## tundra
==> flow/design.v (excerpt) <==
module MIPS(
    input [15:0] data_in,
    input clk,
    input interrupt,
    input reset,
    output [15:0] data_out,
    output [15:0] pm_addr,
    input [31:0] pm_rdata,
    output dm_en,
    output dm_we,
    output [15:0] dm_addr,
    output [15:0] dm_wdata,
    input [15:0] dm_rdata
    );
clock: 6.41 ns
lec_check: 0
cap_margin: 10
cell_pad_in_sites_detail_placement: 0
cell_pad_in_sites_global_placement: 0
core_margin: 2
core_utilization: 72
cts_cluster_diameter: 205
cts_cluster_size: 44
gpl_routability_driven: 1
gpl_timing_driven: 1
place_density_lb_addon: 0.29
setup_slack_margin: 1.8
slew_margin: 20
run.sh (not shown) runs the stock make flow with config.mk's settings and CLKGATE_MAP_FILE=.
tundra never completed; the flow aborted with a tool error in global routing.
Relative to tundra, the following input files were edited for ember:
# tundra
export LEC_CHECK = 0
export CAP_MARGIN = 10
export CELL_PAD_IN_SITES_DETAIL_PLACEMENT = 0
export CELL_PAD_IN_SITES_GLOBAL_PLACEMENT = 0
export CORE_MARGIN = 2
export CORE_UTILIZATION = 72
export CTS_CLUSTER_DIAMETER = 205
export CTS_CLUSTER_SIZE = 44
export GPL_ROUTABILITY_DRIVEN = 1
export GPL_TIMING_DRIVEN = 1
export PLACE_DENSITY_LB_ADDON = 0.29
export SETUP_SLACK_MARGIN = 1.8
export SLEW_MARGIN = 20
create_clock -name core_clock -period 6.41 [get_ports {clk}]
# ember
export LEC_CHECK = 0
export ABC_AREA = 1
export CAP_MARGIN = 20
export CORE_MARGIN = 2
export CORE_UTILIZATION = 69
export PLACE_DENSITY = 0.6
export SLEW_MARGIN = 20
create_clock -name core_clock -period 10.9 [get_ports {clk}]
### Flow results
ember: flow completed, timing, DRC and antenna clean
ember vs tundra: number of cells upsized or downsized after cts down
ember vs tundra: total cell area at the placement stage down by a few percent
Compare tundra and ember | instance count of the mapped netlist lower: tundra
Floorplan-stage core utilization on ember is down relative to tundra.
[inputs] xenon vs ember
# ember
export LEC_CHECK = 0
export ABC_AREA = 1
export CAP_MARGIN = 20
export CORE_MARGIN = 2
export CORE_UTILIZATION = 69
export PLACE_DENSITY = 0.6
export SLEW_MARGIN = 20
create_clock -name core_clock -period 10.9 [get_ports {clk}]
# xenon
export LEC_CHECK = 0
export CAP_MARGIN = 20
export CORE_MARGIN = 2
export CORE_UTILIZATION = 10
export PLACE_DENSITY = 0.6
export SLEW_MARGIN = 20
create_clock -name core_clock -period 18.6 [get_ports {clk}]
Results
- Taking ember as the reference, in xenon boundary pin count did not really move; global-route wire length before repair increased by 28000 µm relative to the old numbers; share of the clock period used by the worst path -15 points; count of clock-buffer cells in the layout shrank by about 5%.
- Between ember and xenon, the difference in clock transition time at the flip-flop clock pins of the worst setup and hold paths is negligible.
- Summary of xenon over ember: core utilization went down by 65 points, relative contribution of the clock network to total power picked up an extra 2.5 points.

---

Setup of run A:
MIPS again, from the RTL that the note above started with.
// MIPS
module MIPS(
    input [15:0] data_in,
    input clk,
    input interrupt,
    input reset,
    output [15:0] data_out,
    output [15:0] pm_addr,
    input [31:0] pm_rdata,
    output dm_en,
    output dm_we,
    output [15:0] dm_addr,
    output [15:0] dm_wdata,
    input [15:0] dm_rdata
    );
wire [31:0] ins;
wire [15:0] A;
wire [15:0] B;
wire [15:0] Current_Address;
wire [15:0] ans_ex;
wire [15:0] ans_dm;
wire [15:0] ans_wb;
wire [1:0] mux_sel_A;
wire [1:0] mux_sel_B;
wire imm_sel;
assign pm_addr = Current_Address;
wire stall,stall_pm,pc_mux_sel;
wire [15:0] jmp_loc;
wire [1:0] flag_ex;
wire [15:0] DM_data;
wire [15:0] imm;
wire [5:0] op_dec;
wire [4:0] RW_dm;
wire mem_en_ex,mem_rw_ex,mem_mux_sel_dm;
JC_block jc(
    .jmp_address_pm(ins[14:0]),
    .current_address(Current_Address),
    .op(ins[31:26]),
    .flag_ex(flag_ex),
    .interrupt(interrupt),
    .clk(clk),
    .reset(reset),
    .jmp_loc(jmp_loc),
    .pc_mux_sel(pc_mux_sel)
    );
stall_control_block sc(
    .op(ins[31:26]),
    .clk(clk),
    .reset(reset),
    .stall(stall),
    .stall_pm(stall_pm)
    );
program_memory_block pm(
    .ins(ins),
    .current_address(Current_Address),
    .jmp_loc(jmp_loc),
    .pc_mux_sel(pc_mux_sel),
    .pm_rdata(pm_rdata),
    .stall(stall),
    .stall_pm(stall_pm),
    .reset(reset),
    .clk(clk)
    );
Register_Bank_Block reg_bank(
    .ans_ex(ans_ex),
    .ans_dm(ans_dm),
  ...
Settings: LEC_CHECK=0, CAP_MARGIN=20, CELL_PAD_IN_SITES_DETAIL_PLACEMENT=2, CORE_MARGIN=10, CORE_UTILIZATION=40, CTS_CLUSTER_DIAMETER=391, GPL_ROUTABILITY_DRIVEN=0, MAX_ROUTING_LAYER=met4, PLACE_DENSITY_LB_ADDON=0.13, SLEW_MARGIN=20; clock period 12.0 ns.
The following lists how run B was set up differently from run A:
==> flow/config.mk <==
export PLATFORM = sky130hd
export DESIGN_NAME = MIPS
export DESIGN_NICKNAME = MIPS
export VERILOG_FILES = /design/flow/design.v
export SDC_FILE = /design/flow/constraint.sdc
export NUM_CORES = 4
export LEC_CHECK = 0
export CAP_MARGIN = 20
export CORE_MARGIN = 2
export CORE_UTILIZATION = 57
export CTS_CLUSTER_SIZE = 51
export SLEW_MARGIN = 20
==> flow/constraint.sdc <==
create_clock -name core_clock -period 6.33 [get_ports {clk}]
set_input_delay 1.2660 -clock core_clock [delete_from_list [all_inputs] [get_ports {clk}]]
set_output_delay 1.2660 -clock core_clock [all_outputs]
set_load 0.01 [all_outputs]
## What came out
Compared with run A, the router placed more vias in run B. [compare] base=run A new=run B: routed length on met1 now smaller, utilization now larger, routed length on met3 now larger, sequential portion of the cell area now smaller. Between run B and run A, it is run B whose portion of total power attributed to combinational logic is higher, by 6.2 points. What the final checks of run B revealed, after a flow that finished every stage, was a layout that fails on negative setup slack. Taking run A as the reference, in run B flip-flop count now sits at about the same level; setup slack now sits lower.
Modified inputs, run C compared to run B
-- flow/config.mk --
<<< run B, line 7
export LEC_CHECK = 0
export CAP_MARGIN = 20
export CORE_MARGIN = 2
export CORE_UTILIZATION = 57
export CTS_CLUSTER_SIZE = 51
export SLEW_MARGIN = 20
>>> run C, line 7
export LEC_CHECK = 0
export ABC_AREA = 1
export CAP_MARGIN = 20
export CORE_MARGIN = 2
export CORE_UTILIZATION = 69
export CTS_CLUSTER_SIZE = 93
export PLACE_DENSITY = 0.42
export SLEW_MARGIN = 20
==> flow/constraint.sdc <==
create_clock -name core_clock -period 6.94 [get_ports {clk}]
set_input_delay 1.3880 -clock core_clock [delete_from_list [all_inputs] [get_ports {clk}]]
set_output_delay 1.3880 -clock core_clock [all_outputs]
set_load 0.01 [all_outputs]
[summary]
- Run C finished end to end and its layout was clean on timing, DRC and antenna.
- Changes observed in run C relative to run B: cell count picked up an extra 435; global-route usage picked up an extra 4.9 points; average instance area after synthesis lost 1.8 µm²; via count picked up an extra 2252.
- Of run B and run C, run B shows the lower worst path setup slack after routing, with run C above it.
[inputs] run D vs run C
==> flow/config.mk <==
export PLATFORM = sky130hd
export DESIGN_NAME = MIPS
export DESIGN_NICKNAME = MIPS
export VERILOG_FILES = /design/flow/design.v
export SDC_FILE = /design/flow/constraint.sdc
export NUM_CORES = 4
export LEC_CHECK = 0
export CAP_MARGIN = 20
export CELL_PAD_IN_SITES_DETAIL_PLACEMENT = 2
export CORE_MARGIN = 10
export CORE_UTILIZATION = 40
export CTS_CLUSTER_DIAMETER = 391
export CTS_CLUSTER_SIZE = 52
export GPL_ROUTABILITY_DRIVEN = 0
export MAX_ROUTING_LAYER = met4
export MIN_ROUTING_LAYER = met2
export PLACE_DENSITY_LB_ADDON = 0.13
export SETUP_SLACK_MARGIN = 0.2
export SLEW_MARGIN = 20
==> flow/constraint.sdc <==
create_clock -name core_clock -period 12.0 [get_ports {clk}]
set_input_delay 2.4000 -clock core_clock [delete_from_list [all_inputs] [get_ports {clk}]]
set_output_delay 2.4000 -clock core_clock [all_outputs]
set_load 0.01 [all_outputs]
## What came out
Run D did not finish; a tool error ended it in 5_1_grt.
Diff run C -> run D: number of synthesized register bits closely matched the old numbers, number of different library cells in the post-synthesis netlist increased 35, pre-CTS setup slack has increased.
Run D ended with less simple logic cell fraction of the synthesized area than run C.
Depth of the CTS H-tree in run D is 2 lower than in run C
The final HPWL from detailed placement of run D exceeds that of run C by about 26%.
Run C -> run D: area reported by Yosys stat flat
Floorplan check, run D vs run C: die outline larger in run D
Relative to run C, the synthesized cell count of run D is lower by 868.
Comparing run C with run D, the post-synthesis instance area came out essentially unchanged.

---

Setup of build 81:
MIPS again, from the RTL that the note above started with.
Settings: LEC_CHECK=0, CAP_MARGIN=20, CORE_MARGIN=2, CORE_UTILIZATION=40, PLACE_DENSITY=0.6, SLEW_MARGIN=20; clock period 6.8 ns.
Although build 81 finished all stages, its layout failed final checks on negative setup slack.
### build 81 -> build 69
# build 81
export LEC_CHECK = 0
export CAP_MARGIN = 20
export CORE_MARGIN = 2
export CORE_UTILIZATION = 40
export PLACE_DENSITY = 0.6
export SLEW_MARGIN = 20
create_clock -name core_clock -period 6.8 [get_ports {clk}]
# build 69
export LEC_CHECK = 0
export CAP_MARGIN = 20
export CORE_MARGIN = 2
export CORE_UTILIZATION = 57
export SETUP_SLACK_MARGIN = 2.13
export SLEW_MARGIN = 20
create_clock -name core_clock -period 8.31 [get_ports {clk}]
==> comparison <==
Looking only at detailed-routing wirelength on met1, and setting everything else aside, the lower value of build 81 and build 69 goes to build 69. The share of the clock period used by the worst path in build 69 was lower than what build 81 gave. Build 69 vs. build 81: arrival time at the worst endpoint picked up an extra 250 ps; power after layout lost 20%; final worst slack picked up an extra 970 ps; met3 track demand over resource picked up an extra 6.6 points; wire length picked up an extra about 4.3%. The lower total clock network power came out of build 69. Taking build 81 as 1.0, build 69 lands at 1.18 on number of instances resized during post-cts repair. Build 69: full flow OK, the timing, design-rule and antenna checks passed. Between build 69 and build 81, it is build 69 whose instance count on the critical path is lower, by about 4%.
Setup changes, build 69 to build 64
# build 69
export LEC_CHECK = 0
export CAP_MARGIN = 20
export CORE_MARGIN = 2
export CORE_UTILIZATION = 57
export SETUP_SLACK_MARGIN = 2.13
export SLEW_MARGIN = 20
create_clock -name core_clock -period 8.31 [get_ports {clk}]
# build 64
export LEC_CHECK = 0
export ABC_AREA = 0
export CAP_MARGIN = 20
export CELL_PAD_IN_SITES_GLOBAL_PLACEMENT = 1
export CORE_ASPECT_RATIO = 1.95
export CORE_MARGIN = 5
export CORE_UTILIZATION = 57
export CTS_CLUSTER_DIAMETER = 227
export GPL_ROUTABILITY_DRIVEN = 1
export GPL_TIMING_DRIVEN = 0
export MAX_ROUTING_LAYER = met5
export MIN_ROUTING_LAYER = met2
export PLACE_DENSITY = 0.49
export SETUP_SLACK_MARGIN = 0.02
export SLEW_MARGIN = 20
create_clock -name core_clock -period 15.1 [get_ports {clk}]
### Flow results
Build 64 | ERROR | 5_1_grt. Against build 69, build 64 reports a die height that is higher. Relative to build 69, total cell area at the placement stage decreased by 1.3% in build 64. In build 64, the floorplan row count came out about 40% above the value in build 69.
diff inputs: build 64 => build 76
# build 64
export LEC_CHECK = 0
export ABC_AREA = 0
export CAP_MARGIN = 20
export CELL_PAD_IN_SITES_GLOBAL_PLACEMENT = 1
export CORE_ASPECT_RATIO = 1.95
export CORE_MARGIN = 5
export CORE_UTILIZATION = 57
export CTS_CLUSTER_DIAMETER = 227
export GPL_ROUTABILITY_DRIVEN = 1
export GPL_TIMING_DRIVEN = 0
export MAX_ROUTING_LAYER = met5
export MIN_ROUTING_LAYER = met2
export PLACE_DENSITY = 0.49
export SETUP_SLACK_MARGIN = 0.02
export SLEW_MARGIN = 20
create_clock -name core_clock -period 15.1 [get_ports {clk}]
# build 76
export LEC_CHECK = 0
export CAP_MARGIN = 5
export CELL_PAD_IN_SITES_DETAIL_PLACEMENT = 0
export CELL_PAD_IN_SITES_GLOBAL_PLACEMENT = 1
export CORE_MARGIN = 2
export CORE_UTILIZATION = 61
export CTS_CLUSTER_DIAMETER = 205
export GPL_ROUTABILITY_DRIVEN = 0
export GPL_TIMING_DRIVEN = 1
export SETUP_SLACK_MARGIN = 1.25
export SLEW_MARGIN = 20
create_clock -name core_clock -period 6.41 [get_ports {clk}]
[summary]
- Build 76 vs. build 64: die width went up by 30%.
- Comparing build 64 against build 76, there is no change at all in mean instance size in the synthesized netlist.
- The final reports for build 76 and build 64 show overall die height lower in the former.
- No crash in build 76: every stage finished, but the layout fails its final checks due to negative setup slack.

---

== build 8 ==
MIPS again, from the RTL that the note above started with.
Settings: LEC_CHECK=0, CAP_MARGIN=40, CELL_PAD_IN_SITES_DETAIL_PLACEMENT=1, CELL_PAD_IN_SITES_GLOBAL_PLACEMENT=2, CORE_MARGIN=10, CORE_UTILIZATION=22, CTS_CLUSTER_DIAMETER=205, GPL_ROUTABILITY_DRIVEN=1, GPL_TIMING_DRIVEN=1, PLACE_DENSITY=0.92, SETUP_SLACK_MARGIN=-0.53, SLEW_MARGIN=20; clock period 11.7 ns.
Edits applied to the flow inputs when going from build 8 to build 7:
Settings: GPL_TIMING_DRIVEN no longer set, was 1; CAP_MARGIN now 20, was 40; PLACE_DENSITY now 0.6, was 0.92; GPL_ROUTABILITY_DRIVEN no longer set, was 1; CELL_PAD_IN_SITES_GLOBAL_PLACEMENT no longer set, was 2; CELL_PAD_IN_SITES_DETAIL_PLACEMENT no longer set, was 1; SETUP_SLACK_MARGIN no longer set, was -0.53; CORE_MARGIN now 2, was 10; CORE_UTILIZATION now 40, was 22; CTS_CLUSTER_DIAMETER no longer set, was 205; the clock period (ns, I/O delays scaled along) now 11.4, was 11.7.
==> comparison <==
Build 7 finished end to end and its layout was clean on timing, DRC and antenna. Compared with build 8, in build 7 floorplan die height now sits lower; fraction of power consumed by the clock network now sits higher; via count now sits lower. Non-clock buffer share of cell area: build 7 vs build 8 down 1.4 points. Delta (build 7 minus build 8): die area lost 49%, number of core rows lost about 26%, design area lost 4.8%. Build 7 vs build 8 — number of cells in the design after placement dropped by more than 10%. Comparing build 7 and build 8, number of fill cells in the layout is higher on build 8.
> inputs changed (build 7 -> build 38)
Settings: GPL_ROUTABILITY_DRIVEN newly set to 0; TNS_END_PERCENT newly set to 15; CELL_PAD_IN_SITES_DETAIL_PLACEMENT newly set to 1; SETUP_SLACK_MARGIN newly set to 1.17; CORE_MARGIN changed from 2 to 5; CORE_ASPECT_RATIO newly set to 0.77; GPL_TIMING_DRIVEN newly set to 1; SLEW_MARGIN changed from 20 to 30; CAP_MARGIN changed from 20 to 5; PLACE_DENSITY changed from 0.6 to 0.37; HOLD_SLACK_MARGIN newly set to 0.26; the clock period (ns, I/O delays scaled along) changed from 11.4 to 9.32.
Findings:
- Relative to build 7, sequential power has increased by 23% in build 38.
- Non-clock buffer count is higher on build 38
- Build 38 ends up with higher combinational share of power than build 7 does.
- Compared with build 7, the router placed more vias in build 38.
- Going from build 7 to build 38, met3 usage grows by 2.8 points.
- Design area, build 38 vs build 7: up by a few percent
- Number of rows in the core area: build 38 < build 7
- Critical path arrival in build 38 is 2.38 ns lower than in build 7
- Of build 38 and build 7, the lower total power of the final layout belongs to build 7.
Modified inputs, build 18 compared to build 38
Settings: swapping 0.37 for 0.6 in PLACE_DENSITY; clearing CELL_PAD_IN_SITES_DETAIL_PLACEMENT, which used to be 1; clearing TNS_END_PERCENT, which used to be 15; swapping 30 for 20 in SLEW_MARGIN; swapping 40 for 58 in CORE_UTILIZATION; clearing GPL_TIMING_DRIVEN, which used to be 1; clearing SETUP_SLACK_MARGIN, which used to be 1.17; clearing HOLD_SLACK_MARGIN, which used to be 0.26; swapping 5 for 20 in CAP_MARGIN; swapping 5 for 2 in CORE_MARGIN; clearing CORE_ASPECT_RATIO, which used to be 0.77; clearing GPL_ROUTABILITY_DRIVEN, which used to be 0; swapping 9.32 for 6.37 in the clock period (ns, I/O delays scaled along).
Findings:
Build 18 vs. build 38: multi-input combinational cell area went up by about 0.9%. Going from build 38 to build 18, count of buffers added by post-CTS timing repair for setup now larger; global-route wire length before repair now larger. Build 38 -> build 18: wire length after detailed routing increased by a few percent. Layout checks on build 18: not met. Flow itself completed; violations: setup timing. Of the two values seen for start point of the critical path, dm_rdata[13] was produced by build 18 and dm_rdata[4] by build 38. Build 38 -> build 18: clock power increased by more than a quarter. Where worst-case headroom to the max-slew limit is concerned, build 38 is better than build 18. Build 18 and build 38 ended up with nearly the same worst reg-to-reg path cell count. Going from build 38 to build 18, total power of the final layout went up, final cell utilization of the core went up.
Power figures rest on the tool's default switching activity, not on a simulated workload.
